==> design/flow/design.v <==
`timescale 1ns / 1ps
module abs_diff_7(
    input [7:0] x,
    input [7:0] y,
    output [7:0] absdiff
    );
	 assign absdiff = (x>y) ? x-y : y-x;
endmodule
`timescale 1ns / 1ps
module abs_diff_9(
    input [9:0] x,
    input [9:0] y,
    output [9:0] absdiff
    );
	 assign absdiff = (x>y) ? x-y : y-x;
endmodule
`timescale 1ns / 1ps
module abs_val_8
    (input signed [8:0] v,
     output wire [7:0] absv);
     assign absv = (v[8] == 1) ? ((~v)+1) : v;
endmodule
`timescale 1ns / 1ps
module quadrant(
    input signed [8:0] x,
    input signed [8:0] y,
    output [1:0] q
    );
	 wire [1:0] x_p;
	 wire [1:0] x_n;
	 assign x_p = (y >= 0) ? 0 : 3;
	 assign x_n = (y >= 0) ? 1 : 2;
	 assign q = (x >= 0) ? x_p : x_n;
endmodule
`timescale 1ns / 1ps
module polar_to_cartesian
    (input [11:0] r_theta,  
     output reg signed [8:0] x_value,  
     output reg signed [8:0] y_value);
	parameter POS = 9'sb0_0000_0001;
	parameter NEG = 9'sb1_1111_1111;
   parameter ZERO = 9'sb0_0000_0000;
   wire [31:0] rsin_15deg;  
   wire [31:0] rsin_30deg;  
   wire [31:0] rsin_45deg;  
   wire [31:0] rsin_60deg;  
   wire [31:0] rsin_75deg;  
   assign rsin_15deg = (r_theta[7:0]*66) >> 8;  
   assign rsin_30deg = r_theta[7:0] >> 2;  
   assign rsin_45deg = (r_theta[7:0]*181) >> 8;             
   assign rsin_60deg = (r_theta[7:0]*222) >> 8;  
   assign rsin_75deg = (r_theta[7:0]*247) >> 8;
   always @(*) begin
      case (r_theta[11:8])
         4'h1: begin  
            x_value = POS*rsin_75deg[7:0]; 
            y_value = POS*rsin_15deg[7:0];
         end
         4'h2: begin  
            x_value = POS*rsin_60deg[7:0]; 
            y_value = POS*rsin_30deg[7:0];
         end
         4'h3: begin  
            x_value = POS*rsin_45deg[7:0]; 
            y_value = POS*rsin_45deg[7:0];
         end
         4'h4: begin  
            x_value = POS*rsin_30deg[7:0]; 
            y_value = POS*rsin_60deg[7:0];
         end
         4'h5: begin  
            x_value = POS*rsin_15deg[7:0]; 
            y_value = POS*rsin_75deg[7:0];
         end
         4'h6: begin  
            x_value = POS*ZERO; 
            y_value = POS*r_theta[7:0];
         end
         4'h7: begin  
            x_value = NEG*rsin_15deg[7:0]; 
            y_value = POS*rsin_75deg[7:0];
         end
         4'h8: begin  
            x_value = NEG*rsin_30deg[7:0]; 
            y_value = POS*rsin_60deg[7:0];
         end
         4'h9: begin  
            x_value = NEG*rsin_45deg[7:0]; 
            y_value = POS*rsin_45deg[7:0];
         end
         4'hA: begin  
            x_value = NEG*rsin_60deg[7:0]; 
            y_value = POS*rsin_30deg[7:0];
         end
         4'hB: begin  
            x_value = NEG*rsin_75deg[7:0]; 
            y_value = POS*rsin_15deg[7:0];
         end
         4'hC: begin  
            x_value = NEG*r_theta[7:0]; 
            y_value = ZERO;
         end
         default: begin  
            x_value = POS*r_theta[7:0]; 
            y_value = ZERO;
         end
      endcase
   end
endmodule
`timescale 1ns / 1ps
module calc_abs7rtan_00_75_15
    (input [7:0] r,
     output wire [7:0] abs7rtan_15,
     output wire [7:0] abs7rtan_30,
     output wire [7:0] abs7rtan_45,
     output wire [9:0] abs7rtan_60,
     output wire [9:0] abs7rtan_75);
		wire signed [31:0] rtan_15deg;  
		wire signed [31:0] rtan_30deg;  
		wire signed [31:0] rtan_60deg;  
		wire signed [31:0] rtan_75deg;  
		assign rtan_15deg = (r*16'sh0225) >>> 11;
		assign rtan_30deg = (r*16'sh024f) >>> 10;
		assign rtan_60deg = (r*16'sh0DDB) >>> 11;
		assign rtan_75deg = (r*16'sh1DDB) >>> 11;
		assign abs7rtan_15 = rtan_15deg[7:0];
		assign abs7rtan_30 = rtan_30deg[7:0];
		assign abs7rtan_45 = r;
		assign abs7rtan_60 = rtan_60deg[9:0];
		assign abs7rtan_75 = rtan_75deg[9:0];
endmodule
`timescale 1ns / 1ps
module find_min_5_vals_cascading(
    input [7:0] input1,
    input [7:0] input2,
    input [7:0] input3,
    input [7:0] input4,
    input [7:0] input5,
    output [2:0] output_index
    );
	wire comp1_2;
	wire comp2_3;
	wire comp3_4;
	wire comp4_5;
	assign comp1_2 = input1 >= input2;
	assign comp2_3 = input2 >= input3;
	assign comp3_4 = input3 >= input4;
	assign comp4_5 = input4 >= input5;
	wire is1;
	wire is5;
	wire is2;
	wire is4;
	assign is1 = ((!comp1_2) & (!comp2_3) & (!comp3_4) & (!comp4_5));
	assign is5 = (comp1_2 & comp2_3 & comp3_4 & comp4_5);
	assign is2 = ((!is1) & (!is5) & (!comp2_3) & (!comp3_4));
	assign is4 = ((!is1) & (!is5) & (comp2_3) & (comp3_4));
	assign output_index = is1 ? 3'h1 : (is5 ? 3'h5 : (is2 ? 3'h2 : (is4 ? 3'h4 : 3'h3)));
endmodule
`timescale 1ns / 1ps
module calc_r_y_theta(
   input [7:0] y,
   input [7:0] x,  
   input [3:0] theta,
   output reg [7:0] r);
   wire [31:0] r_15deg;  
   wire [31:0] r_30deg;  
   wire [31:0] r_45deg;  
   wire [31:0] r_60deg;  
   wire [31:0] r_75deg;  
   assign r_15deg = (y*989) >> 10;
   assign r_30deg = y >> 9;
   assign r_45deg = (y*362) >> 10;
   assign r_60deg = (y*296) >> 10;
   assign r_75deg = (y*265) >> 10;
   always @(*) begin
      case(theta)
         1: r = r_15deg[7:0];
         2: r = r_30deg[7:0];
         3: r = r_45deg[7:0];
         4: r = r_60deg[7:0];
         5: r = r_75deg[7:0];
         6: r = y;  
         default: r = x;  
      endcase
   end
endmodule
`timescale 1ns / 1ps
module orientation_math
    (input [11:0] r_theta_original,  
     input [11:0] r_theta_final,  
     input clock,
     input enable,
     input reset,
     output reg done,
     output reg [4:0] orientation);
	parameter DEG360 = 5'h18;
	parameter DEG180 = 5'h0C;
	parameter ERROR_FACTOR = 4;
	reg [3:0] state;
	parameter IDLE 			 	= 4'h0;
	parameter SHORTCUT_TEST		= 4'h1;
	parameter SHORTCUT_TEST_2	= 4'h2;
	parameter PTC					= 4'h3;
	parameter DELTAS				= 4'h4;
	parameter ABS_DELTA_QUAD 	= 4'h5;
	parameter DX_TAN				= 4'h6;
	parameter ABS_DIFF			= 4'h7;
	parameter BASE_ANGLE_CALC	= 4'h8;
	parameter CALC_ORIENTATION	= 4'h9;
	parameter REPORT			 	= 4'hF;
	reg [4:0] original_base_angle;
	reg [4:0] shortcut_quadrant_adjust;
	reg signed [8:0] x_original;
	reg signed [8:0] y_original;
	reg signed [8:0] x_final;
	reg signed [8:0] y_final;
	wire signed [8:0] x_original_t;
	wire signed [8:0] y_original_t;
	wire signed [8:0] x_final_t;
	wire signed [8:0] y_final_t;
	polar_to_cartesian ptc_original (.r_theta(r_theta_original),.x_value(x_original_t),.y_value(y_original_t));
	polar_to_cartesian ptc_final (.r_theta(r_theta_final),.x_value(x_final_t),.y_value(y_final_t));
	reg signed [8:0] delta_y;
	reg signed [8:0] delta_x;
	wire [7:0] abs_delta_x_t;
	wire [7:0] abs_delta_y_t;
	reg [7:0] abs_delta_x;
	reg [7:0] abs_delta_y;
	reg [1:0] quadrant;
	wire [1:0] quadrant_t;
	abs_val_8 absx (.v(delta_x),.absv(abs_delta_x_t));
	abs_val_8 absy (.v(delta_y),.absv(abs_delta_y_t));
	quadrant q1 (.x(delta_x),.y(delta_y),.q(quadrant_t));
	reg [7:0] abs_dx_tan15;
	reg [7:0] abs_dx_tan30;
	reg [7:0] abs_dx_tan45;
	reg [9:0] abs_dx_tan60;
	reg [9:0] abs_dx_tan75;
	wire [7:0] abs_dx_tan15_t;
	wire [7:0] abs_dx_tan30_t;
	wire [7:0] abs_dx_tan45_t;
	wire [9:0] abs_dx_tan60_t;
	wire [9:0] abs_dx_tan75_t;
	calc_abs7rtan_00_75_15 abstan(.r(abs_delta_x),.abs7rtan_15(abs_dx_tan15_t),
											 .abs7rtan_30(abs_dx_tan30_t),.abs7rtan_45(abs_dx_tan45_t),
											 .abs7rtan_60(abs_dx_tan60_t),.abs7rtan_75(abs_dx_tan75_t));
	reg [7:0] diff_15;
	reg [7:0] diff_30;
	reg [7:0] diff_45;
	reg [7:0] diff_60;
	reg [7:0] diff_75;
	wire [7:0] diff_15_t;
	wire [7:0] diff_30_t;
	wire [7:0] diff_45_t;
	wire [9:0] diff_60_t;
	wire [9:0] diff_75_t;
	abs_diff_7 abdiff15 (.y(abs_delta_y),.x(abs_dx_tan15),.absdiff(diff_15_t));
	abs_diff_7 abdiff30 (.y(abs_delta_y),.x(abs_dx_tan30),.absdiff(diff_30_t));
	abs_diff_7 abdiff45 (.y(abs_delta_y),.x(abs_dx_tan45),.absdiff(diff_45_t));
	abs_diff_9 abdiff60 (.y({2'b00,abs_delta_y}),.x(abs_dx_tan60),.absdiff(diff_60_t));
	abs_diff_9 abdiff75 (.y({2'b00,abs_delta_y}),.x(abs_dx_tan75),.absdiff(diff_75_t));
	reg [2:0] base_angle;
	wire [2:0] base_angle_t;
	find_min_5_vals_cascading min5( 	.input1(diff_15),.input2(diff_30),
												.input3(diff_45),.input4(diff_60),
												.input5(diff_75),.output_index(base_angle_t));
   always @(posedge clock) begin
      if (reset) begin
         state <= IDLE;
         done <= 0;
			orientation <= 5'h00;
      end
      else begin
         case(state)
				SHORTCUT_TEST: begin
					if (r_theta_original[11:8] == r_theta_final[11:8]) begin
						original_base_angle <= {1'b0,r_theta_original[11:8]};
						shortcut_quadrant_adjust <= (r_theta_final[7:0] >= r_theta_original[7:0]) ? 0 : 12;
						state <= SHORTCUT_TEST_2;
					end
					else begin
						state <= PTC;
					end
				end
				SHORTCUT_TEST_2: begin
					orientation <= original_base_angle + shortcut_quadrant_adjust;
					state <= REPORT;
				end
				PTC: begin
					x_original <= x_original_t;
					y_original <= y_original_t;
					x_final <= x_final_t;
					y_final <= y_final_t;
					state <= DELTAS;
				end
				DELTAS: begin
					delta_x <= x_final - x_original;
					delta_y <= y_final - y_original;
					state <= ABS_DELTA_QUAD;
				end
				ABS_DELTA_QUAD: begin
					abs_delta_x <= abs_delta_x_t;
					abs_delta_y <= abs_delta_y_t;
					quadrant <= quadrant_t;
					state <= DX_TAN;
				end
				DX_TAN: begin
					if (abs_delta_y <= ERROR_FACTOR) begin
						orientation <= 0 + (delta_x < 0 ? 12 : 0);
						state <= REPORT;
					end
					else if (abs_delta_x <= ERROR_FACTOR) begin
						orientation <= 6 + (delta_y < 0 ? 12 : 0);
						state <= REPORT;
					end
					else begin
						abs_dx_tan15 <= abs_dx_tan15_t;
						abs_dx_tan30 <= abs_dx_tan30_t;
						abs_dx_tan45 <= abs_dx_tan45_t;
						abs_dx_tan60 <= abs_dx_tan60_t;
						abs_dx_tan75 <= abs_dx_tan75_t;
						state <= ABS_DIFF;
					end
				end
				ABS_DIFF: begin
					diff_15 <= diff_15_t;
					diff_30 <= diff_30_t;
					diff_45 <= diff_45_t;
					diff_60 <= diff_60_t > 8'hFF ? 8'hFE : diff_60_t[7:0];  
					diff_75 <= diff_75_t > 8'hFF ? 8'hFF : diff_75_t[7:0];
					state <= BASE_ANGLE_CALC;
   			end
				BASE_ANGLE_CALC: begin
					base_angle <= base_angle_t;
					state <= CALC_ORIENTATION;
				end
				CALC_ORIENTATION: begin
					case(quadrant)
						1: orientation <= (DEG180 - base_angle);  
						2: orientation <= (DEG180 + base_angle);  
						3: orientation <= (DEG360 - base_angle);  
						default: orientation <= base_angle;  
					endcase
					state <= REPORT;
				end
				REPORT: begin
					done <= 1;
					state <= IDLE;
					if (orientation >= DEG360) begin
						orientation <= orientation - DEG360;
					end
				end
				default: begin
					if (enable) begin
						state <= SHORTCUT_TEST;
						done <= 0;
					end
				end
			endcase
		end
	end
endmodule
`timescale 1ns / 1ps
module path_math
    (input [11:0] location,  
     input [11:0] target,  
     input [4:0] current_orientation,  
     input clock,
     input enable,
     input reset,
     output reg done,
	  output reg [4:0] needed_orientation,  
     output reg [11:0] move_command);  
	parameter DEG360 = 5'h18;
	parameter DEG180 = 5'h0C;
	reg [3:0] state;
	parameter IDLE 			 			= 4'h0;
	parameter NEEDED_ORIENTATION_1	= 4'h1;
	parameter ONE_CYCLE_DELAY_1		= 4'h2;
	parameter NEEDED_ORIENTATION_2	= 4'h3;
	parameter ONE_CYCLE_DELAY_2		= 4'h4;
	parameter PTC_AND_ANGLE 			= 4'h5;
	parameter DELTAS						= 4'h6;
	parameter ABS_DELTA_QUAD 			= 4'h7;
   parameter ORIENT_BASE_ANGLE		= 4'h8;
	parameter ABS_DY_DIV_SIN			= 4'h9;
	parameter REPORT			 			= 4'hF;
	reg orientation_helper_enable;
   wire [4:0] orientation_t;
	wire orientation_done;
   orientation_math om (.r_theta_original(location),.r_theta_final(target),.orientation(orientation_t),
                        .enable(orientation_helper_enable),.done(orientation_done),.reset(reset),.clock(clock));
   reg [4:0] angle;
	reg signed [8:0] x_location;
	reg signed [8:0] y_location;
	reg signed [8:0] x_target;
	reg signed [8:0] y_target;
	wire signed [8:0] x_location_t;
	wire signed [8:0] y_location_t;
	wire signed [8:0] x_target_t;
	wire signed [8:0] y_target_t;
	polar_to_cartesian ptc_original (.r_theta(location),.x_value(x_location_t),.y_value(y_location_t));
	polar_to_cartesian ptc_final (.r_theta(target),.x_value(x_target_t),.y_value(y_target_t));
	reg signed [8:0] delta_y;
	reg signed [8:0] delta_x;
	wire [7:0] abs_delta_x_t;
	wire [7:0] abs_delta_y_t;
	reg [7:0] abs_delta_x;
	reg [7:0] abs_delta_y;
	reg [1:0] quadrant;
	wire [1:0] quadrant_t;
	abs_val_8 absx (.v(delta_x),.absv(abs_delta_x_t));
	abs_val_8 absy (.v(delta_y),.absv(abs_delta_y_t));
	quadrant q1 (.x(delta_x),.y(delta_y),.q(quadrant_t));
	reg [2:0] base_angle;
	reg [6:0] distance;
   wire [7:0] distance_t;
	calc_r_y_theta calcr (.y(abs_delta_y),.x(abs_delta_x),.theta(base_angle),.r(distance_t));
	always @(posedge clock) begin
      if (reset) begin
         state <= IDLE;
         done <= 0;
			angle <= 0;
         x_location <= 0;
         y_location <= 0;
         x_target <= 0;
         y_target <= 0;
         delta_x <= 0;
         delta_y <= 0;
         abs_delta_x <= 0;
         abs_delta_y <= 0;
         quadrant <= 0;
         base_angle <= 0;
         distance <= 0;
         move_command <= 0;
			orientation_helper_enable <= 0;
			needed_orientation <= 0;
      end
      else begin
         case(state)
				NEEDED_ORIENTATION_1: begin
					orientation_helper_enable <= 1;
					state <= ONE_CYCLE_DELAY_1;
				end
				ONE_CYCLE_DELAY_1: state <= NEEDED_ORIENTATION_2;
				NEEDED_ORIENTATION_2: begin
					orientation_helper_enable <= 0;
					if (orientation_done) begin
						needed_orientation <= orientation_t;
						state <= ONE_CYCLE_DELAY_2;
					end
				end
				ONE_CYCLE_DELAY_2: state <= PTC_AND_ANGLE;
				PTC_AND_ANGLE: begin
               angle <= needed_orientation - current_orientation + ((current_orientation > needed_orientation) ? DEG360 : 0);
					x_location <= x_location_t;
					y_location <= y_location_t;
					x_target <= x_target_t;
					y_target <= y_target_t;
					state <= DELTAS;
				end
				DELTAS: begin
					delta_x <= x_target - x_location;
					delta_y <= y_target - y_location;
					state <= ABS_DELTA_QUAD;
				end
				ABS_DELTA_QUAD: begin
					abs_delta_x <= abs_delta_x_t;
					abs_delta_y <= abs_delta_y_t;
					quadrant <= quadrant_t;
					state <= ORIENT_BASE_ANGLE;
				end
				ORIENT_BASE_ANGLE: begin
               case (quadrant)
                  1: base_angle <= (DEG180 - needed_orientation);
                  2: base_angle <= (needed_orientation - DEG180);
                  3: base_angle <= (DEG360 - needed_orientation);
                  default: base_angle <= needed_orientation[3:0];
               endcase
               state <= ABS_DY_DIV_SIN;
				end
				ABS_DY_DIV_SIN: begin
					distance <= distance_t[6:0];
					state <= REPORT;
				end
				REPORT: begin
					done <= 1;
					state <= IDLE;
					move_command <= {angle,distance};
				end
				default: begin
					if (enable) begin
						state <= NEEDED_ORIENTATION_1;
						done <= 0;
						orientation_helper_enable <= 0;
						needed_orientation <= 0;
					end
				end
			endcase
		end
	end
endmodule
==> design/flow/run.sh <==
#!/bin/bash
# the make line also repeats each setting of config.mk as NAME=value (left out here)
make -C /OpenROAD-flow-scripts/flow DESIGN_CONFIG=/design/flow/config.mk WORK_HOME=/design/flow/orfs CLKGATE_MAP_FILE= finish
==> design/flow/config.mk <==
export PLATFORM = sky130hd
export DESIGN_NAME = path_math
export DESIGN_NICKNAME = path_math
export VERILOG_FILES = /design/flow/design.v
export SDC_FILE = /design/flow/constraint.sdc
export NUM_CORES = 4
export LEC_CHECK = 0
export ABC_AREA = 1
export CAP_MARGIN = 20
export CELL_PAD_IN_SITES_DETAIL_PLACEMENT = 0
export CORE_ASPECT_RATIO = 1.07
export CORE_MARGIN = 2
export CORE_UTILIZATION = 72
export CTS_CLUSTER_DIAMETER = 235
export CTS_CLUSTER_SIZE = 13
export GPL_ROUTABILITY_DRIVEN = 1
export GPL_TIMING_DRIVEN = 1
export MAX_ROUTING_LAYER = met4
export PLACE_DENSITY_LB_ADDON = 0.15
export SETUP_SLACK_MARGIN = 1.14
export SLEW_MARGIN = 35
export TNS_END_PERCENT = 65
==> design/flow/constraint.sdc <==
create_clock -name core_clock -period 8.4 [get_ports {clock}]
set_input_delay 1.6800 -clock core_clock [delete_from_list [all_inputs] [get_ports {clock}]]
set_output_delay 1.6800 -clock core_clock [all_outputs]
set_load 0.01 [all_outputs]
==> run notes, run 1 <==
yosys + openroad results -> Synth logic family=adder cells, Synth warnings=5, Post-synth area hogs=ha_1 (22%), fa_1 (17%), inv_1 (11%), edfxtp_1 (11%), nand2_1 (8.2%), ys cells=5616, DP Area=0.0486 mm^2, aoi share=10.1%, Netlist cell types=70, Synth top cells by count=inv_1 (1323), nand2_1 (955), ha_1 (783), Post-Syn Area per Cell=7.77 um^2, mux share of post-synthesis cell area=0.0689%, sequential share of the synthesized area=17.0%, die width=242 um, core area=0.0600 mm^2, gpl congestion=1.08, Row Count=93, post-synthesis simple-gate area fraction=17.9%, Ports=50, count of library flops with an enable pin=157, Yosys reg bits=291, mapped cell area=0.0436 mm^2, Adder Share, Synth=39.1%, top cell type by instance count after synthesis=inv_1, xor+xnor area frac=3.77%, Largest type area fraction=22.5%, status=aborted with a tool error, hpwl dp=103000 um, Num CTS Buffers=26, Post-synth ARST share=0%, chip area=0.0626 mm^2, Clock Tree Root=clkbuf_16, Net Count, Synth=6794, H-Tree Depth=1, die height=259 um, post-synth top area cell=ha_1, cts hold-fix bufs=0, fp util=72.6%, Syn Inst Count=5616, Commonest flop=edfxtp_1, CTS max path bufs=3, failing step=5_1_grt, yosys stat chip area=0.0436 mm^2, CTS sink cnt=291, port buffer count=49
-- per-stage QoR --
| stage | setup TNS (ns) | hold slack, ns | instances | setup WS [ns] |
|---|---|---|---|---|
| after floorplan | 0 | 0.403 | 5616 | 0.0900 |
| after global placement | -11.99 | 0.408 | 6843 | -0.883 |
| after detailed placement | -15.70 | 0.407 | 6846 | -1.07 |
| after CTS | 0 | 0.419 | 7105 | 0.178 |
-- what timing repair did --
| item | in CTS |
|---|---|
| setup buffers | 214 |
| pin swaps | 224 |
| setup endpoints to repair | 28 |
| gates resized | 346 |
| cloned | 0 |
==> run 2: changes to the inputs <==
CORE_UTILIZATION = 70   (was 72)
CTS_CLUSTER_DIAMETER = 328   (was 235)
PLACE_DENSITY_LB_ADDON = 0.09   (was 0.15)
==> run notes, run 2 <==
flow finished, numbers: status=finished with violations, Failed Checks=setup timing, CTS tree=done, slowest stage cell, crit path=fa_1, Row Count=94 (+1.1%), Core Util, Final=84.4%, Adder Share, Synth=39.1% (unchanged), die height=262 um (+1.4%), global route overflow=0, Commonest flop=edfxtp_1, Ports=50 (unchanged), sequential share of the synthesized area=17.0% (unchanged), post-synth top area cell=ha_1, Synth logic family=adder cells, Post-Layout Cell Count=6994, Setup WS pre-CTS=-0.863 ns (+0.207 ns), most used cell, CP=fa_1, crit path DRT=8.84 ns, Critical Path Sink=x_location[7], Net Count, Synth=6794 (unchanged), PnR worst setup slack=-0.0759 ns, gpl congestion=1.06 (-1.8%), Detail Route Antenna Nets=0, post-synthesis simple-gate area fraction=17.9% (unchanged), Syn Inst Count=5616 (unchanged), Post-synth area hogs=ha_1 (22%), fa_1 (17%), inv_1 (11%), edfxtp_1 (11%), nand2_1 (8.2%), Final setup viols=4, # placed instances=6854 (+0.12%), H-Tree Depth=1 (unchanged), r2r endpoint=om.abs_dx_tan75[6], final WL=137000 um, Clock Tree Root=clkbuf_16, Post-Syn Area per Cell=7.77 um^2 (unchanged), CTS sink cnt=291 (unchanged), Crit Path Max Fanout=7, Netlist cell types=70 (unchanged), WHS Path Cells=2, port buffer count=49 (unchanged), Yosys reg bits=291 (unchanged), die width=245 um (+1.4%), Worst Setup Start Kind=input pin, drt first pass iters=8, number of nets in the layout=7335, RSZ-0062 raised after global routing=true, via-per-instance ratio=5.96, cell family with most CP delay=adder cells, Max Cap Violations=0, post-DR wirelength/cell=19.6 um, Fmax=118 MHz, Critical Path AT=8.92 ns, hpwl dp=103000 um (+0.74%), yosys stat chip area=0.0436 mm^2 (unchanged), total number of vias=41700, CP Buf/Inv Count=9, Synth top cells by count=inv_1 (1323), nand2_1 (955), ha_1 (783), Min Hold Slack=0.438 ns, Fin. Hold Viols=0, layout overhead on the synthesized area=19.0%, cts hold-fix bufs=0 (unchanged), CP endpoint kind=register, Post-synth ARST share=0% (unchanged), Synth warnings=5 (unchanged), first-pass GRT wire length=206000 um, OpenROAD warnings=98, skew final=0.0147 ns, mux share of post-synthesis cell area=0.0689% (unchanged), Sequential Area=0.00740 mm^2, core area=0.0615 mm^2 (+2.4%), R2R Path Start=om.abs_delta_x[6], crit path kind=input pin to register, R2R cell count=17, hold path start=om.state[0], drt drc=0, Multi-input gate area=0.0331 mm^2, total negative slack=-0.207 ns, xor+xnor area frac=3.77% (unchanged), Critical path origin=location[5], drt initial violations=3658, Slew headroom=42.1%, class of the worst hold path=register to register, Fill cells=3668, Largest type area fraction=22.5% (unchanged), chip area=0.0643 mm^2 (+2.8%), ys cells=5616 (unchanged), Max Transition Viols Final=0, fp util=70.9% (-1.7 points), count of library flops with an enable pin=157 (unchanged), clock slew at reported path FFs=0.07 ns, vias in the first global route=41600, CP peak stage delay=0.56 ns, largest net degree at the start of global routing=70, clock latency on the worst-skew pair=0.56 ns, mapped cell area=0.0436 mm^2 (unchanged), antenna violations before repair=2, crit share post-route=101%, aoi share=10.1% (unchanged), hold path endpoint=om.state[5], CTS max path bufs=3 (unchanged), top cell type by instance count after synthesis=inv_1, instance count on the critical path=32, Final min period=8.48 ns, Num CTS Buffers=26 (unchanged), GRT Util Overall=41.5%, Least-Margin Pin Slew=0.868 ns, R2R setup slack=3.12 ns
-- run 2: layout make-up --
cell class / count / area share [%]
Multi-Input combinational cell: 3935 / 63.8
Inverter: 1331 / 9.67
Antenna cell: 2 / 0.00965
Clock inverter: 2 / 0.0482
Tap cell: 816 / 1.97
Clock buffer: 45 / 1.39
Sequential cell: 291 / 14.3
Timing Repair Buffer: 572 / 8.83
-- run 2: repair_timing --
action                     CTS  global route
resized                    294           218
buffers inserted            67            24
pin swaps                  170           208
setup endpoints to repair   27            26
-- run 2: metrics by stage --
step / cell area, um^2
after global routing: 51900
after CTS: 50900
after global placement: 48600
after floorplan: 44100
final: 51900
after detailed placement: 48600
-- run 2: metal layers --
layer	wire (um)	GRT usage (%)	part of all wire, %
met5	0	-	0
met4	10700	23.4	7.8
met3	10900	5.50	8.0
met2	65900	71.6	48
met1	49800	46.4	36
==> run 3: changes to the inputs <==
CELL_PAD_IN_SITES_DETAIL_PLACEMENT = not set   (was 0)
CELL_PAD_IN_SITES_GLOBAL_PLACEMENT = 3   (was not set)
CORE_ASPECT_RATIO = not set   (was 1.07)
CORE_MARGIN = 10   (was 2)
CORE_UTILIZATION = 33   (was 70)
CTS_CLUSTER_DIAMETER = not set   (was 328)
CTS_CLUSTER_SIZE = 16   (was 13)
GPL_ROUTABILITY_DRIVEN = not set   (was 1)
GPL_TIMING_DRIVEN = 0   (was 1)
HOLD_SLACK_MARGIN = 0.06   (was not set)
MAX_ROUTING_LAYER = not set   (was met4)
PLACE_DENSITY_LB_ADDON = not set   (was 0.09)
SETUP_SLACK_MARGIN = not set   (was 1.14)
SLEW_MARGIN = 20   (was 35)
TNS_END_PERCENT = not set   (was 65)
clock period = 12.0 ns   (was 8.4 ns; I/O delays follow)
==> run notes, run 3 <==
flow finished, numbers: global route overflow=0 (unchanged), vias in the first global route=35600 (-14%), hold path endpoint=state[5], H-Tree Depth=2 (+1), cell family with most CP delay=adder cells, Critical Path AT=11.75 ns (+2.83 ns), Commonest flop=edfxtp_1, CP Buf/Inv Count=10 (+1), post-DR wirelength/cell=18.4 um (-6.5%), CTS max path bufs=3 (unchanged), CP peak stage delay=0.92 ns (+0.36 ns), RSZ-0062 raised after global routing=false, Net Count, Synth=6794 (unchanged), R2R cell count=12 (-5), Final min period=11.46 ns, Synth logic family=adder cells, cts hold-fix bufs=0 (unchanged), Post-synth ARST share=0% (unchanged), core area=0.131 mm^2 (+110%), Yosys reg bits=291 (unchanged), gpl congestion=0.864 (-18%), mapped cell area=0.0436 mm^2 (unchanged), GRT Util Overall=18.6% (-23 points), final WL=137000 um (about the same), first-pass GRT wire length=213000 um (+3.4%), Num CTS Buffers=35 (+35%), chip area=0.147 mm^2 (+130%), Setup WS pre-CTS=-0.151 ns (+0.712 ns), aoi share=10.1% (unchanged), Fmax=87.2 MHz, clock slew at reported path FFs=0.06 ns (about the same), post-synth top area cell=ha_1, Detail Route Antenna Nets=0 (unchanged), Least-Margin Pin Slew=1.13 ns (+0.265 ns), top cell type by instance count after synthesis=inv_1, instance count on the critical path=35 (+9.4%), Adder Share, Synth=39.1% (unchanged), Netlist cell types=70 (unchanged), Final setup viols=0 (-4), number of nets in the layout=6883 (-6.2%), xor+xnor area frac=3.77% (unchanged), total negative slack=0 ns (+0.207 ns), layout overhead on the synthesized area=8.93%, hold path start=state[0], Critical path origin=target[1], class of the worst hold path=register to register, CTS sink cnt=291 (unchanged), Critical Path Sink=om.x_final[5], mux share of post-synthesis cell area=0.0689% (unchanged), WHS Path Cells=2 (unchanged), R2R setup slack=6.77 ns (+3.65 ns), fp util=33.2% (-38 points), die height=384 um (+46%), crit path DRT=12.29 ns (+3.45 ns), CP endpoint kind=register, Fin. Hold Viols=0 (unchanged), Slew headroom=23.6% (-18 points), crit share post-route=95.5% (-5.4 points), port buffer count=47 (-4.1%), drt first pass iters=5 (-3), PnR worst setup slack=0.538 ns (+0.613 ns), Max Transition Viols Final=0 (unchanged), DP Area=0.0464 mm^2 (-4.7%), R2R Path Start=abs_delta_y[6], drt initial violations=1536 (-58%), hpwl dp=120000 um (+16%), total number of vias=35000 (-16%), antenna violations before repair=8 (+6), Synth top cells by count=inv_1 (1323), nand2_1 (955), ha_1 (783), Ports=50 (unchanged), Post-synth area hogs=ha_1 (22%), fa_1 (17%), inv_1 (11%), edfxtp_1 (11%), nand2_1 (8.2%), Min Hold Slack=0.457 ns (+0.0190 ns), OpenROAD warnings=97 (-1.0%), Synth warnings=5 (unchanged), Max Cap Violations=0 (unchanged), r2r endpoint=distance[0], Row Count=133 (+41%), post-synthesis simple-gate area fraction=17.9% (unchanged), Largest type area fraction=22.5% (unchanged), via-per-instance ratio=4.67 (-22%), yosys stat chip area=0.0436 mm^2 (unchanged), final instance area=0.0475 mm^2 (-8.4%), skew final=0.0244 ns (+0.00969 ns), Clock Tree Root=clkbuf_16, drt drc=0 (unchanged), Worst Setup Start Kind=input pin, Syn Inst Count=5616 (unchanged), sequential share of the synthesized area=17.0% (unchanged), count of library flops with an enable pin=157 (unchanged), largest net degree at the start of global routing=31 (-56%), Fill cells=14200 (+290%), clock latency on the worst-skew pair=0.55 ns (about the same), crit path kind=input pin to register, most used cell, CP=inv_1, CTS tree=done, slowest stage cell, crit path=clkdlybuf4s50_1, Post-Syn Area per Cell=7.77 um^2 (unchanged), Crit Path Max Fanout=13 (+6), die width=384 um (+56%), ys cells=5616 (unchanged), status=finished clean
run 3: timing repair:
item / 4_1_cts / 5_1_grt
endpoints found under the setup margin: 0 / 1
gates resized: 0 / 1
setup buffers: 0 / 0
run 3: metrics by stage:
stage	cells	utilization (%)
after floorplan	5616	-
after global placement	7418	35.2
after detailed placement	7423	35.3
after CTS	7485	36.1
after global routing	7486	36.1
final	7486	36.1
run 3: routing by layer:
metal | wire, um | GRT usage (%) | vias up
met5 | 13 | 0 | -
met4 | 1890 | 2.91 | 2
met3 | 3330 | 1.16 | 80
met2 | 64000 | 31.2 | 441
met1 | 68100 | 26.4 | 16300
li1 | - | - | 18100
run 3: final cells by class:
| class | instances | area (um^2) | share of cell area, % |
|---|---|---|---|
| multi-input cells | 3935 | 31000 | 65.2 |
| flip-flops and latches | 291 | 7400 | 15.6 |
| inverters | 1331 | 5000 | 10.5 |
| well taps | 1755 | 2200 | 4.62 |
| clock buffers | 50 | 993 | 2.09 |
| repair buffers | 52 | 543 | 1.14 |
| plain buffers | 59 | 275 | 0.579 |
| clock inverters | 12 | 121 | 0.255 |
| diodes | 1 | 2.50 | 0.00527 |
==> run 4: changes to the inputs <==
CELL_PAD_IN_SITES_GLOBAL_PLACEMENT = not set   (was 3)
CORE_MARGIN = 2   (was 10)
CORE_UTILIZATION = 72   (was 33)
CTS_CLUSTER_SIZE = 100   (was 16)
GPL_TIMING_DRIVEN = not set   (was 0)
HOLD_SLACK_MARGIN = not set   (was 0.06)
PLACE_DENSITY_LB_ADDON = 0.16   (was not set)
SETUP_SLACK_MARGIN = 1.89   (was not set)
clock period = 6.7 ns   (was 12.0 ns; I/O delays follow)
==> run notes, run 4 <==
yosys + openroad results -> status=aborted with a tool error, failing step=5_1_grt, Err=[ERROR GRT-0232] Routing congestion too high. Check the congestion heatmap in the GUI., cts hold-fix bufs=0 (unchanged), CTS max path bufs=3 (unchanged), global route overflow=13, Largest type area fraction=22.5% (unchanged), ys cells=5616 (unchanged), mux share of post-synthesis cell area=0.0689% (unchanged), Synth top cells by count=inv_1 (1323), nand2_1 (955), ha_1 (783), Synth logic family=adder cells, Netlist cell types=70 (unchanged), Row Count=90 (-32%), Ports=50 (unchanged), Adder Share, Synth=39.1% (unchanged), Yosys reg bits=291 (unchanged), Clock Tree Root=clkbuf_16, Post-synth area hogs=ha_1 (22%), fa_1 (17%), inv_1 (11%), edfxtp_1 (11%), nand2_1 (8.2%), H-Tree Depth=1 (-1), count of library flops with an enable pin=157 (unchanged), DP Area=0.0494 mm^2 (+6.5%), chip area=0.0626 mm^2 (-57%), die height=250 um (-35%), mapped cell area=0.0436 mm^2 (unchanged), post-synthesis simple-gate area fraction=17.9% (unchanged), Post-synth ARST share=0% (unchanged), Commonest flop=edfxtp_1, hpwl dp=109000 um (-8.8%), gpl congestion=1.02 (+19%), Syn Inst Count=5616 (unchanged), die width=250 um (-35%), top cell type by instance count after synthesis=inv_1, aoi share=10.1% (unchanged), GRT Util Overall=70.5%, fp util=72.5% (+39 points), Setup WS pre-CTS=-2.24 ns (-2.09 ns), port buffer count=49 (+4.3%), Num CTS Buffers=28 (-20%), CTS sink cnt=291 (unchanged), yosys stat chip area=0.0436 mm^2 (unchanged), Synth warnings=5 (unchanged), Net Count, Synth=6794 (unchanged), sequential share of the synthesized area=17.0% (unchanged), Post-Syn Area per Cell=7.77 um^2 (unchanged), xor+xnor area frac=3.77% (unchanged), post-synth top area cell=ha_1, core area=0.0601 mm^2 (-54%)
==> run 4: through the flow <==
stage | utilization, % | instances
detailed placement | 82.2 | 6904
CTS | 88.4 | 7101
floorplan | - | 5616
global placement | 82.2 | 6904
==> run 4: repair_timing <==
| item | 4_1_cts |
|---|---|
| cloned | 0 |
| gates resized | 460 |
| pin swaps | 273 |
| setup buffers | 145 |
| hold endpoints to repair | 0 |
| endpoints found under the setup margin | 85 |
==> run 4: metal layers <==
metal  GRT overflow  GRT usage [%]
met2              2           90.4
met3              0           53.6
met5              1           24.9
met4             10           67.7
met1              0           69.6
==> run 5: changes to the inputs <==
ABC_AREA = 0   (was 1)
CELL_PAD_IN_SITES_DETAIL_PLACEMENT = 1   (was not set)
CORE_UTILIZATION = 36   (was 72)
CTS_CLUSTER_DIAMETER = 181   (was not set)
CTS_CLUSTER_SIZE = not set   (was 100)
HOLD_SLACK_MARGIN = 0.05   (was not set)
MAX_ROUTING_LAYER = met4   (was not set)
MIN_ROUTING_LAYER = met1   (was not set)
PLACE_DENSITY = 0.46   (was not set)
PLACE_DENSITY_LB_ADDON = not set   (was 0.16)
SETUP_SLACK_MARGIN = 0.04   (was 1.89)
TNS_END_PERCENT = 85   (was not set)
clock period = 10.1 ns   (was 6.7 ns; I/O delays follow)
==> run notes, run 5 <==
flow finished, numbers: status=finished clean, Fill cells=13000, H-Tree Depth=2 (+1), number of nets in the layout=5884, core area=0.112 mm^2 (+87%), Synth logic family=adder cells, sequential share of the synthesized area=18.1% (+1.2 points), Crit Path Max Fanout=3, Multi-input gate area=0.0299 mm^2, Fmax=103 MHz, crit path kind=input pin to register, CP endpoint kind=register, via-per-instance ratio=5.03, r2r endpoint=om.abs_dx_tan60[8], final instance area=0.0466 mm^2, Netlist cell types=90 (+29%), post-synth top area cell=ha_1, clock slew at reported path FFs=0.06 ns, yosys stat chip area=0.0408 mm^2 (-6.4%), drt first pass iters=5, Post-synth ARST share=0% (unchanged), GRT Util Overall=20.5%, Ports=50 (unchanged), xor+xnor area frac=6.76% (+3.0 points), most used cell, CP=fa_1, slowest stage cell, crit path=fa_1, CTS sink cnt=291 (unchanged), # placed instances=6165 (-11%), vias in the first global route=33300, Post-Syn Area per Cell=9.32 um^2 (+20%), n_diodes=0, mapped cell area=0.0408 mm^2 (-6.4%), final WL=115000 um, Worst Setup Start Kind=input pin, Least-Margin Pin Slew=1.04 ns, Commonest flop=edfxtp_1, ys cells=4378 (-22%), Fin. Hold Viols=0, CP peak stage delay=0.54 ns, instance count on the critical path=33, crit share post-route=96.3%, Final setup viols=0, Critical Path AT=10.02 ns, Largest type area fraction=24.0% (+1.5 points), Max Cap Violations=0, hold path endpoint=om.state[0], hpwl dp=98100 um (-10%), R2R Path Start=om.abs_delta_x[7], aoi share=13.2% (+3.0 points), Sequential Area=0.00740 mm^2, cts hold-fix bufs=0 (unchanged), CTS max path bufs=3 (unchanged), CP Buf/Inv Count=8, fp util=36.3% (-36 points), OpenROAD warnings=96, Adder Share, Synth=41.8% (+2.7 points), post-DR wirelength/cell=18.5 um, Row Count=123 (+37%), Post-Layout Cell Count=6229, Synth top cells by count=inv_1 (887), ha_1 (783), fa_1 (363), total number of vias=31300, Min Hold Slack=0.453 ns, layout overhead on the synthesized area=14.3%, drt drc=0, port buffer count=49 (unchanged), Synth warnings=5 (unchanged), count of library flops with an enable pin=157 (unchanged), Yosys reg bits=291 (unchanged), post-synthesis simple-gate area fraction=9.19% (-8.7 points), mux share of post-synthesis cell area=1.98% (+1.9 points), global route overflow=0, R2R cell count=17, first-pass GRT wire length=184000 um, WHS Path Cells=2, DP Area=0.0453 mm^2 (-8.3%), die height=341 um (+36%), Post-synth area hogs=ha_1 (24%), fa_1 (18%), edfxtp_1 (12%), inv_1 (8.2%), dfxtp_1 (6.6%), Syn Inst Count=4378 (-22%), Clock Tree Root=clkbuf_16, total negative slack=0 ns, Detail Route Antenna Nets=0, clock latency on the worst-skew pair=0.55 ns, antenna violations before repair=2, RSZ-0062 raised after global routing=false, class of the worst hold path=register to register, drt initial violations=1476, Critical path origin=location[3], skew final=0.0226 ns, Net Count, Synth=5556 (-18%), Slew headroom=29.9%, chip area=0.116 mm^2 (+86%), CTS tree=done, cell family with most CP delay=adder cells, Max Transition Viols Final=0, R2R setup slack=4.54 ns, hold path start=om.state[0], largest net degree at the start of global routing=77, Final min period=9.72 ns, crit path DRT=10.40 ns, die width=341 um (+36%), Critical Path Sink=om.x_original[7], top cell type by instance count after synthesis=inv_1, Num CTS Buffers=35 (+25%), gpl congestion=0.911 (-11%)
## run 5: cell type report
type	count	area share [%]
clock buffers	51	2.21
clock inverters	9	0.220
inverters	888	7.15
multi-input cells	3116	64.2
flip-flops and latches	291	15.9
well taps	1500	4.02
repair buffers	374	6.33
## run 5: metrics by stage
| stage | util, % | setup WS (ns) |
|---|---|---|
| final | 41.4 | 0.378 |
| after global routing | 41.4 | 0.0468 |
| after CTS | 41.3 | 0.0380 |
| after detailed placement | 40.3 | -0.744 |
| after global placement | 40.3 | -0.496 |
| after floorplan | - | 0.360 |
## run 5: repair_timing
item | 4_1_cts | 5_1_grt
setup endpoints to repair | 3 | 17
resized | 5 | 43
setup buffers | 0 | 4
pin swaps | 0 | 20
## run 5: layer usage
metal	vias to the layer above	GRT usage, %	share of wire (%)	routed length (um)
met5	-	-	0	0
li1	15300	-	-	-
met1	15400	28.5	49	56500
met2	445	32.6	46	52800
met4	0	4.57	2.3	2630
met3	127	1.45	2.8	3200
==> run 6: changes to the inputs <==
ABC_AREA = not set   (was 0)
CAP_MARGIN = 15   (was 20)
CELL_PAD_IN_SITES_DETAIL_PLACEMENT = not set   (was 1)
CORE_UTILIZATION = 72   (was 36)
CTS_CLUSTER_DIAMETER = 256   (was 181)
HOLD_SLACK_MARGIN = -0.09   (was 0.05)
MAX_ROUTING_LAYER = not set   (was met4)
MIN_ROUTING_LAYER = not set   (was met1)
PLACE_DENSITY = not set   (was 0.46)
SETUP_SLACK_MARGIN = -0.73   (was 0.04)
SLEW_MARGIN = 40   (was 20)
TNS_END_PERCENT = not set   (was 85)
clock period = 7.29 ns   (was 10.1 ns; I/O delays follow)
==> run notes, run 6 <==
flow finished, numbers: status=finished with violations, Failed Checks=setup timing, clock slew at reported path FFs=0.06 ns (about the same), Worst Setup Start Kind=input pin, met2 GRT Util=67.2% (+35 points), Num CTS Buffers=29 (-17%), sequential share of the synthesized area=18.1% (unchanged), drt initial violations=2618 (+77%), r2r endpoint=om.abs_dx_tan60[8], CP endpoint kind=register, total number of vias=34500 (+10%), largest net degree at the start of global routing=67 (-13%), Post-Syn Area per Cell=9.32 um^2 (unchanged), port buffer count=49 (unchanged), post-DR wirelength/cell=20.9 um (+13%), OpenROAD warnings=100 (+4.2%), mapped cell area=0.0408 mm^2 (unchanged), CP peak stage delay=0.56 ns (+0.02 ns), Net Count, Synth=5556 (unchanged), class of the worst hold path=register to register, first-pass GRT wire length=181000 um (-1.6%), aoi share=13.2% (unchanged), Synth top cells by count=inv_1 (887), ha_1 (783), fa_1 (363), Final setup viols=24 (+24), final WL=118000 um (+2.4%), skew final=0.0116 ns (-0.0110 ns), R2R cell count=17 (unchanged), antenna violations before repair=5 (+3), hold path start=state[0], top cell type by instance count after synthesis=inv_1, Row Count=87 (-29%), CTS sink cnt=291 (unchanged), die height=242 um (-29%), DP Area=0.0459 mm^2 (+1.4%), Max Transition Viols Final=0 (unchanged), instance count on the critical path=32 (-3.0%), Netlist cell types=90 (unchanged), Critical Path AT=8.89 ns (-1.13 ns), Synth warnings=5 (unchanged), Yosys reg bits=291 (unchanged), cell family with most CP delay=adder cells, Fin. Hold Viols=0 (unchanged), WHS Path Cells=2 (unchanged), H-Tree Depth=1 (-1), Fmax=117 MHz, Critical path origin=location[6], layout overhead on the synthesized area=18.8%, yosys stat chip area=0.0408 mm^2 (unchanged), Detail Route Antenna Nets=0 (unchanged), Least-Margin Pin Slew=0.901 ns (-0.142 ns), Clock Tree Root=clkbuf_16, die width=242 um (-29%), fp util=72.7% (+36 points), R2R setup slack=1.60 ns (-2.94 ns), # placed instances=5566 (-9.7%), final instance area=0.0485 mm^2 (+4.0%), Setup WS pre-CTS=-2.46 ns (-1.72 ns), CTS tree=done, ys cells=4378 (unchanged), crit path kind=input pin to register, hold path endpoint=state[0], Adder Share, Synth=41.8% (unchanged), crit share post-route=118% (+21 points), count of library flops with an enable pin=157 (unchanged), Critical Path Sink=om.x_original[7], Post-synth area hogs=ha_1 (24%), fa_1 (18%), edfxtp_1 (12%), inv_1 (8.2%), dfxtp_1 (6.6%), GRT Util Overall=38.3% (+18 points), slowest stage cell, crit path=fa_1, CP Buf/Inv Count=9 (+1), PnR worst setup slack=-1.28 ns (-1.66 ns), n_diodes=0 (unchanged), mux share of post-synthesis cell area=1.98% (unchanged), Commonest flop=edfxtp_1, via-per-instance ratio=6.11 (+21%), Max Cap Violations=0 (unchanged), gpl congestion=1.03 (+13%), core area=0.0562 mm^2 (-50%), Post-synth ARST share=0% (unchanged), Syn Inst Count=4378 (unchanged), post-synthesis simple-gate area fraction=9.19% (unchanged), routing usage on met3=5.03% (+3.6 points), drt first pass iters=8 (+3), Core Util, Final=86.3% (+45 points), hpwl dp=87700 um (-11%), GR peak layer=met2, Largest type area fraction=24.0% (unchanged), Min Hold Slack=0.465 ns (+0.0123 ns), post-synth top area cell=ha_1, clock latency on the worst-skew pair=0.57 ns (+0.02 ns), vias in the first global route=35500 (+6.6%), Crit Path Max Fanout=5 (+2), Ports=50 (unchanged), GR Layer Usage met1=47.3% (+19 points), Slew headroom=39.5% (+9.5 points), drt drc=0 (unchanged), Final min period=8.57 ns, R2R Path Start=om.abs_delta_x[7], number of nets in the layout=6049 (+2.8%), RSZ-0062 raised after global routing=true, CTS max path bufs=3 (unchanged), crit path DRT=7.61 ns (-2.79 ns), global route overflow=0 (unchanged), chip area=0.0586 mm^2 (-50%), xor+xnor area frac=6.76% (unchanged), Synth logic family=adder cells, Post-Layout Cell Count=5650 (-9.3%)
-- run 6: metrics by stage --
step / TNS [ns]
2_1_floorplan: -18.08
3_3_place_gp: -48.23
3_5_place_dp: -52.11
4_1_cts: -18.63
5_1_grt: -26.79
6_report: -23.15
-- run 6: layout make-up --
class / count / area, um^2
sequential: 291 / 7400
clock buffer: 35 / 779
tap: 756 / 946
fill: 2952 / 7690
clock inverter: 19 / 230
timing repair buffer: 545 / 4280
inverter: 888 / 3340
multi-input combinational: 3116 / 31500
-- run 6: metal layers --
metal / vias to the layer above / share of wire, % / routed length [um]
li1: 15700 / - / -
met1: 16600 / 38 / 44600
met2: 1656 / 48 / 57100
met3: 534 / 7.4 / 8760
met4: 4 / 6.3 / 7380
met5: - / 0.022 / 26
-- run 6: repair_timing --
action / 4_1_cts / 5_1_grt
gates resized: 233 / 111
hold buffers: 0 / 0
pin swaps: 161 / 126
setup buffers: 42 / 30
endpoints found under the setup margin: 23 / 22
==> run 7: changes to the inputs <==
CAP_MARGIN = 20   (was 15)
CORE_UTILIZATION = 66   (was 72)
CTS_CLUSTER_DIAMETER = not set   (was 256)
HOLD_SLACK_MARGIN = not set   (was -0.09)
SETUP_SLACK_MARGIN = not set   (was -0.73)
SLEW_MARGIN = 20   (was 40)
clock period = 9.44 ns   (was 7.29 ns; I/O delays follow)
==> run notes, run 7 <==
flow finished, numbers: Synth top cells by count=inv_1 (887), ha_1 (783), fa_1 (363), core area=0.0614 mm^2 (+9.3%), global route overflow=0 (unchanged), ys cells=4378 (unchanged), n_diodes=0 (unchanged), Clock Tree Root=clkbuf_16, met2 wire len=47000 um (-18%), top cell type by instance count after synthesis=inv_1, yosys stat chip area=0.0408 mm^2 (unchanged), vias in the first global route=31800 (-10%), sequential share of the synthesized area=18.1% (unchanged), CTS sink cnt=291 (unchanged), CP Buf/Inv Count=8 (-1), clock latency on the worst-skew pair=0.57 ns (about the same), Min Hold Slack=0.461 ns (-0.00434 ns), Final min period=9.25 ns, Met1 Routed Length=44500 um (-0.24%), layout overhead on the synthesized area=12.6%, Max Transition Viols Final=0 (unchanged), Net Count, Synth=5556 (unchanged), gpl congestion=0.998 (-3.5%), crit path DRT=9.76 ns (+2.15 ns), OpenROAD warnings=98 (-2.0%), GRT Util Overall=31.9% (-6.3 points), via-per-instance ratio=5.68 (-6.9%), Fmax=108 MHz, Post-synth ARST share=0% (unchanged), mapped cell area=0.0408 mm^2 (unchanged), crit path kind=input pin to register, CTS tree=done, Netlist cell types=90 (unchanged), most used cell, CP=fa_1, number of nets in the layout=5903 (-2.4%), post-synth top area cell=ha_1, status=finished clean, Critical path origin=location[3], clock slew at reported path FFs=0.06 ns (about the same), CTS max path bufs=3 (unchanged), final WL=101000 um (-15%), Row Count=91 (+4.6%), r2r endpoint=om.abs_dx_tan60[8], class of the worst hold path=register to register, Least-Margin Pin Slew=1.04 ns (+0.135 ns), Detail Route Antenna Nets=0 (unchanged), Synth warnings=5 (unchanged), Post-synth area hogs=ha_1 (24%), fa_1 (18%), edfxtp_1 (12%), inv_1 (8.2%), dfxtp_1 (6.6%), Syn Inst Count=4378 (unchanged), Final setup viols=0 (-100%), first-pass GRT wire length=163000 um (-10%), fp util=66.5% (-6.2 points), DR WL met3=5230 um (-40%), die height=253 um (+4.4%), Fin. Hold Viols=0 (unchanged), Ports=50 (unchanged), drt first pass iters=6 (-2), chip area=0.0638 mm^2 (+8.9%), Core Util, Final=74.9% (-11 points), Largest type area fraction=24.0% (unchanged), CP peak stage delay=0.60 ns (+0.04 ns), mux share of post-synthesis cell area=1.98% (unchanged), Slew headroom=30.5% (-9.0 points), aoi share=13.2% (unchanged), Critical Path Sink=om.x_original[7], Critical Path AT=9.57 ns (+0.68 ns), Fill cells=4655 (+58%), hold path start=om.state[0], Commonest flop=edfxtp_1, Yosys reg bits=291 (unchanged), instance count on the critical path=29 (-9.4%), die width=253 um (+4.4%), total number of vias=31500 (-8.8%), Synth logic family=adder cells, WHS Path Cells=2 (unchanged), max layer used=met4, xor+xnor area frac=6.76% (unchanged), post-synthesis simple-gate area fraction=9.19% (unchanged), R2R setup slack=3.85 ns (+2.25 ns), H-Tree Depth=1 (unchanged), hold path endpoint=om.state[0], Worst Setup Start Kind=input pin, Max Cap Violations=0 (unchanged), Num CTS Buffers=29 (unchanged), drt initial violations=2066 (-21%), count of library flops with an enable pin=157 (unchanged), slowest stage cell, crit path=fa_2, CP endpoint kind=register, R2R cell count=17 (unchanged), Adder Share, Synth=41.8% (unchanged), post-DR wirelength/cell=18.2 um (-13%), R2R Path Start=om.abs_delta_x[7], drt drc=0 (unchanged), antenna violations before repair=1 (-4), port buffer count=49 (unchanged), skew final=0.0104 ns (-0.00123 ns), Crit Path Max Fanout=5 (unchanged), Post-Syn Area per Cell=9.32 um^2 (unchanged), largest net degree at the start of global routing=52 (-22%), hpwl dp=84300 um (-3.9%), crit share post-route=98.0% (-20 points), cell family with most CP delay=adder cells
## run 7: layout make-up
cell class              count  area (um^2)  area share [%]
flip-flops and latches    291         7400            16.1
repair buffers            399         3150            6.85
multi-input cells        3116        30200            65.7
inverters                 888         3330            7.25
well taps                 790          988            2.15
clock buffers              35          768            1.67
clock inverters            17          133           0.289
## run 7: metal layers
| layer | GRT usage [%] | up-vias |
|---|---|---|
| li1 | - | 15400 |
| met1 | 43.2 | 14900 |
| met2 | 53.7 | 877 |
| met3 | 2.92 | 249 |
| met4 | 11.2 | 0 |
| met5 | 0 | - |
## run 7: stage by stage
step | std cells | area [um^2] | TNS [ns] | worst slack [ns]
after floorplan | 4378 | 40800 | 0 | 0.0183
after global placement | 5468 | 44500 | -9.88 | -0.760
after detailed placement | 5468 | 44500 | -13.06 | -0.927
after CTS | 5524 | 45600 | -0.0536 | -0.0536
after global routing | 5536 | 46000 | -0.0399 | -0.0399
final | 5536 | 46000 | 0 | 0.190
## run 7: repair_timing
action,4_1_cts,5_1_grt
endpoints found under the setup margin,16,18
pin swaps,20,51
gates resized,38,72
hold buffers,0,0
buffers inserted,4,11
==> run 8: changes to the inputs <==
CORE_MARGIN = 4   (was 2)
CORE_UTILIZATION = 40   (was 66)
HOLD_SLACK_MARGIN = 0.06   (was not set)
clock period = 12.0 ns   (was 9.44 ns; I/O delays follow)
==> run notes, run 8 <==
flow finished, numbers: status=finished clean, Netlist cell types=90 (unchanged), top cell type by instance count after synthesis=inv_1, CTS sink cnt=291 (unchanged), Synth top cells by count=inv_1 (887), ha_1 (783), fa_1 (363), class of the worst hold path=register to register, Adder Share, Synth=41.8% (unchanged), total number of vias=29900 (-5.0%), yosys stat chip area=0.0408 mm^2 (unchanged), Max Cap Violations=0 (unchanged), n_diodes=0 (unchanged), Largest type area fraction=24.0% (unchanged), die width=327 um (+30%), crit path kind=input pin to register, CP Buf/Inv Count=7 (-1), Post-synth ARST share=0% (unchanged), drt first pass iters=6 (unchanged), Synth logic family=adder cells, fp util=40.5% (-26 points), Detail Route Antenna Nets=0 (unchanged), drt drc=0 (unchanged), crit share post-route=93.0% (-5.0 points), Max Transition Viols Final=0 (unchanged), Post-Syn Area per Cell=9.32 um^2 (unchanged), hold path endpoint=state[7], Crit Path Max Fanout=9 (+4), via-per-instance ratio=5.14 (-9.6%), Slew headroom=24.8% (-5.6 points), aoi share=13.2% (unchanged), mux share of post-synthesis cell area=1.98% (unchanged), Fin. Hold Viols=0 (unchanged), Gates resized, CTS repair=0 (-100%), setup repair bufs after CTS=0 (-4), cts hold-fix bufs=0 (unchanged), Clock Tree Root=clkbuf_16, ys cells=4378 (unchanged), most used cell, CP=fa_1, R2R setup slack=6.42 ns (+2.57 ns), Commonest flop=edfxtp_1, port buffer count=49 (unchanged), final WL=101000 um (+0.62%), H-Tree Depth=2 (+1), vias in the first global route=30200 (-5.0%), Final min period=11.16 ns, PnR worst setup slack=0.843 ns (+0.654 ns), clock latency on the worst-skew pair=0.55 ns (-0.02 ns), die height=327 um (+30%), largest net degree at the start of global routing=55 (+5.8%), CTS max path bufs=3 (unchanged), mapped cell area=0.0408 mm^2 (unchanged), CP peak stage delay=0.90 ns (+0.30 ns), slowest stage cell, crit path=fa_1, post-DR wirelength/cell=17.4 um (-4.3%), R2R Path Start=om.abs_delta_x[6], number of nets in the layout=5615 (-4.9%), Synth warnings=5 (unchanged), Row Count=116 (+27%), crit path DRT=12.29 ns (+2.53 ns), CP endpoint kind=register, post-synthesis simple-gate area fraction=9.19% (unchanged), global route overflow=0 (unchanged), Syn Inst Count=4378 (unchanged), Setup WS pre-CTS=0.316 ns (+1.24 ns), chip area=0.107 mm^2 (+68%), Critical path origin=location[3], Final setup viols=0 (unchanged), OpenROAD warnings=95 (-3.1%), r2r endpoint=om.abs_dx_tan60[8], Net Count, Synth=5556 (unchanged), count of library flops with an enable pin=157 (unchanged), core area=0.101 mm^2 (+64%), Critical Path Sink=om.x_original[7], clock slew at reported path FFs=0.06 ns (about the same), CTS tree=done, Fmax=89.6 MHz, Num CTS Buffers=34 (+17%), Yosys reg bits=291 (unchanged), skew final=0.0246 ns (+0.0143 ns), post-synth top area cell=ha_1, WHS Path Cells=1 (-1), total negative slack=0 ns (unchanged), RSZ-0062 raised after global routing=false, sequential share of the synthesized area=18.1% (unchanged), instance count on the critical path=32 (+10%), Core Util, Final=44.0% (-31 points), first-pass GRT wire length=165000 um (+1.2%), hpwl dp=84700 um (+0.45%), xor+xnor area frac=6.76% (unchanged), Worst Setup Start Kind=input pin, Critical Path AT=11.44 ns (+1.87 ns), layout overhead on the synthesized area=8.62%, Least-Margin Pin Slew=1.12 ns (+0.0830 ns), hold path start=state[2], cell family with most CP delay=adder cells, R2R cell count=17 (unchanged), GRT Util Overall=19.0% (-13 points), Post-synth area hogs=ha_1 (24%), fa_1 (18%), edfxtp_1 (12%), inv_1 (8.2%), dfxtp_1 (6.6%), drt initial violations=2057 (-0.44%), gpl congestion=0.966 (-3.1%), Ports=50 (unchanged), antenna violations before repair=3 (+2)
==> run 8: final cells by class <==
class	count	area, um^2
clock buffer	40	895
sequential	291	7400
inverter	888	3330
tap	1357	1700
fill	9866	56400
multi-input combinational	3116	29800
timing repair buffer	106	928
clock inverter	22	300
==> run 8: per-layer routing <==
metal	vias to the layer above	wire length, um	part of all wire [%]	GRT usage (%)
met5	-	9	0.0089	0
met4	2	2650	2.6	4.73
met3	154	5910	5.8	2.99
met2	752	45400	45	30.4
met1	14200	47400	47	27.0
li1	14800	-	-	-
==> run 8: per-stage QoR <==
stage | instances | hold WS (ns) | cell area (um^2)
after floorplan | 4378 | 0.426 | 40800
after global placement | 5757 | 0.438 | 43100
after detailed placement | 5757 | 0.447 | 43100
after CTS | 5819 | 0.457 | 44300
after global routing | 5820 | 0.483 | 44300
final | 5820 | 0.459 | 44300
==> run 9: changes to the inputs <==
CELL_PAD_IN_SITES_DETAIL_PLACEMENT = 1   (was not set)
CORE_MARGIN = 2   (was 4)
CORE_UTILIZATION = 48   (was 40)
GPL_TIMING_DRIVEN = 0   (was not set)
HOLD_SLACK_MARGIN = not set   (was 0.06)
MIN_ROUTING_LAYER = met2   (was not set)
SETUP_SLACK_MARGIN = 0.79   (was not set)
TNS_END_PERCENT = 70   (was not set)
clock period = 12.6 ns   (was 12.0 ns; I/O delays follow)
==> run notes, run 9 <==
flow finished, numbers: ys cells=4378 (unchanged), R2R setup slack=6.78 ns (+0.36 ns), Commonest flop=edfxtp_1, cts hold-fix bufs=0 (unchanged), Detail Route Antenna Nets=0 (unchanged), GRT Util Overall=42.0% (+23 points), Largest type area fraction=24.0% (unchanged), skew final=0.0138 ns (-0.0109 ns), number of nets in the layout=5666 (+0.91%), Net Count, Synth=5556 (unchanged), routing usage on met3=56.1% (+53 points), instance count on the critical path=30 (-6.3%), H-Tree Depth=1 (-1), sequential share of the synthesized area=18.1% (unchanged), R2R cell count=15 (-2), largest net degree at the start of global routing=24 (-56%), post-synth top area cell=ha_1, Ports=50 (unchanged), Final min period=11.54 ns, CTS sink cnt=291 (unchanged), Critical path origin=location[2], status=finished clean, CP endpoint kind=register, CP Buf/Inv Count=6 (-1), OpenROAD warnings=95 (unchanged), Synth top cells by count=inv_1 (887), ha_1 (783), fa_1 (363), Critical Path AT=11.90 ns (+0.46 ns), Synth logic family=adder cells, slowest stage cell, crit path=fa_1, Adder Share, Synth=41.8% (unchanged), Max Transition Viols Final=0 (unchanged), port buffer count=47 (-4.1%), drt first pass iters=20 (+14), CTS max path bufs=3 (unchanged), Post-synth area hogs=ha_1 (24%), fa_1 (18%), edfxtp_1 (12%), inv_1 (8.2%), dfxtp_1 (6.6%), r2r endpoint=distance[6], GR Layer Usage met1=0% (-27 points), post-DR wirelength/cell=21.7 um (+25%), gpl congestion=1.07 (+10%), WHS Path Cells=2 (+1), core area=0.0840 mm^2 (-17%), Max Cap Violations=0 (unchanged), Netlist cell types=90 (unchanged), Crit Path Max Fanout=13 (+4), Post-Syn Area per Cell=9.32 um^2 (unchanged), post-synthesis simple-gate area fraction=9.19% (unchanged), R2R Path Start=abs_delta_y[6], crit path DRT=12.96 ns (+0.67 ns), xor+xnor area frac=6.76% (unchanged), Synth warnings=5 (unchanged), Sequential Area=0.00740 mm^2 (about the same), global route overflow=0 (unchanged), hold path endpoint=state[0], crit path kind=input pin to register, Critical Path Sink=om.x_original[7], fp util=48.6% (+8.1 points), layout overhead on the synthesized area=8.08%, clock slew at reported path FFs=0.07 ns (about the same), CP peak stage delay=0.67 ns (-0.23 ns), DP Area=0.0429 mm^2 (-0.61%), met2 GRT Util=50.6% (+20 points), most used cell, CP=fa_1, yosys stat chip area=0.0408 mm^2 (unchanged), chip area=0.0874 mm^2 (-18%), RSZ-0062 raised after global routing=false, mux share of post-synthesis cell area=1.98% (unchanged), total number of vias=43600 (+46%), first-pass GRT wire length=191000 um (+16%), drt drc=0 (unchanged), hold path start=state[0], Fin. Hold Viols=0 (unchanged), final WL=123000 um (+21%), Worst Setup Start Kind=input pin, die width=296 um (-9.7%), Clock Tree Root=clkbuf_16, Least-Margin Pin Slew=1.31 ns (+0.188 ns), Fill cells=9659 (-2.1%), Post-synth ARST share=0% (unchanged), Yosys reg bits=291 (unchanged), vias in the first global route=50700 (+68%), Syn Inst Count=4378 (unchanged), count of library flops with an enable pin=157 (unchanged), crit share post-route=91.6% (-1.4 points), drt initial violations=6900 (+240%), clock latency on the worst-skew pair=0.62 ns (+0.07 ns), hpwl dp=98000 um (+16%), class of the worst hold path=register to register, Row Count=106 (-8.6%), Slew headroom=12.3% (-13 points), CTS tree=done, Fmax=86.6 MHz, Multi-input gate area=0.0299 mm^2 (+0.32%), mapped cell area=0.0408 mm^2 (unchanged), die height=296 um (-9.7%), top cell type by instance count after synthesis=inv_1, antenna violations before repair=1 (-2), cell family with most CP delay=adder cells, GR peak layer=met3, aoi share=13.2% (unchanged), Num CTS Buffers=30 (-12%), final instance area=0.0441 mm^2 (-0.50%), Final setup viols=0 (unchanged), via-per-instance ratio=7.71 (+50%)
## run 9: timing repair
action	CTS	global route
endpoints found under the setup margin	10	12
resized	24	31
pin swaps	0	1
buffers inserted	0	23
## run 9: layer usage
layer | vias to the layer above | share of wire (%)
met5 | - | 1.1
met4 | 49 | 7.9
met3 | 1121 | 41
met2 | 12000 | 50
met1 | 15600 | 0
li1 | 14800 | -
## run 9: area by class of cell
type,count,share of cell area (%)
Multi-Input combinational cell,3116,67.7
Sequential cell,291,16.8
Inverter,888,7.59
Tap cell,1134,3.22
Clock buffer,39,1.87
Timing Repair Buffer,78,1.63
Buffer,83,0.732
Clock inverter,17,0.445
Antenna cell,3,0.0170
## run 9: metrics by stage
step	utilization, %	cells	setup WS [ns]	hold WS, ns	setup TNS, ns
after detailed placement	51.0	5567	-0.431	0.451	-1.54
final	52.5	5649	1.06	0.475	0
after floorplan	-	4378	2.36	0.426	0
after global routing	52.5	5647	0.796	0.492	0
after CTS	52.3	5623	0.801	0.465	0
after global placement	50.9	5559	-0.352	0.443	-1.04
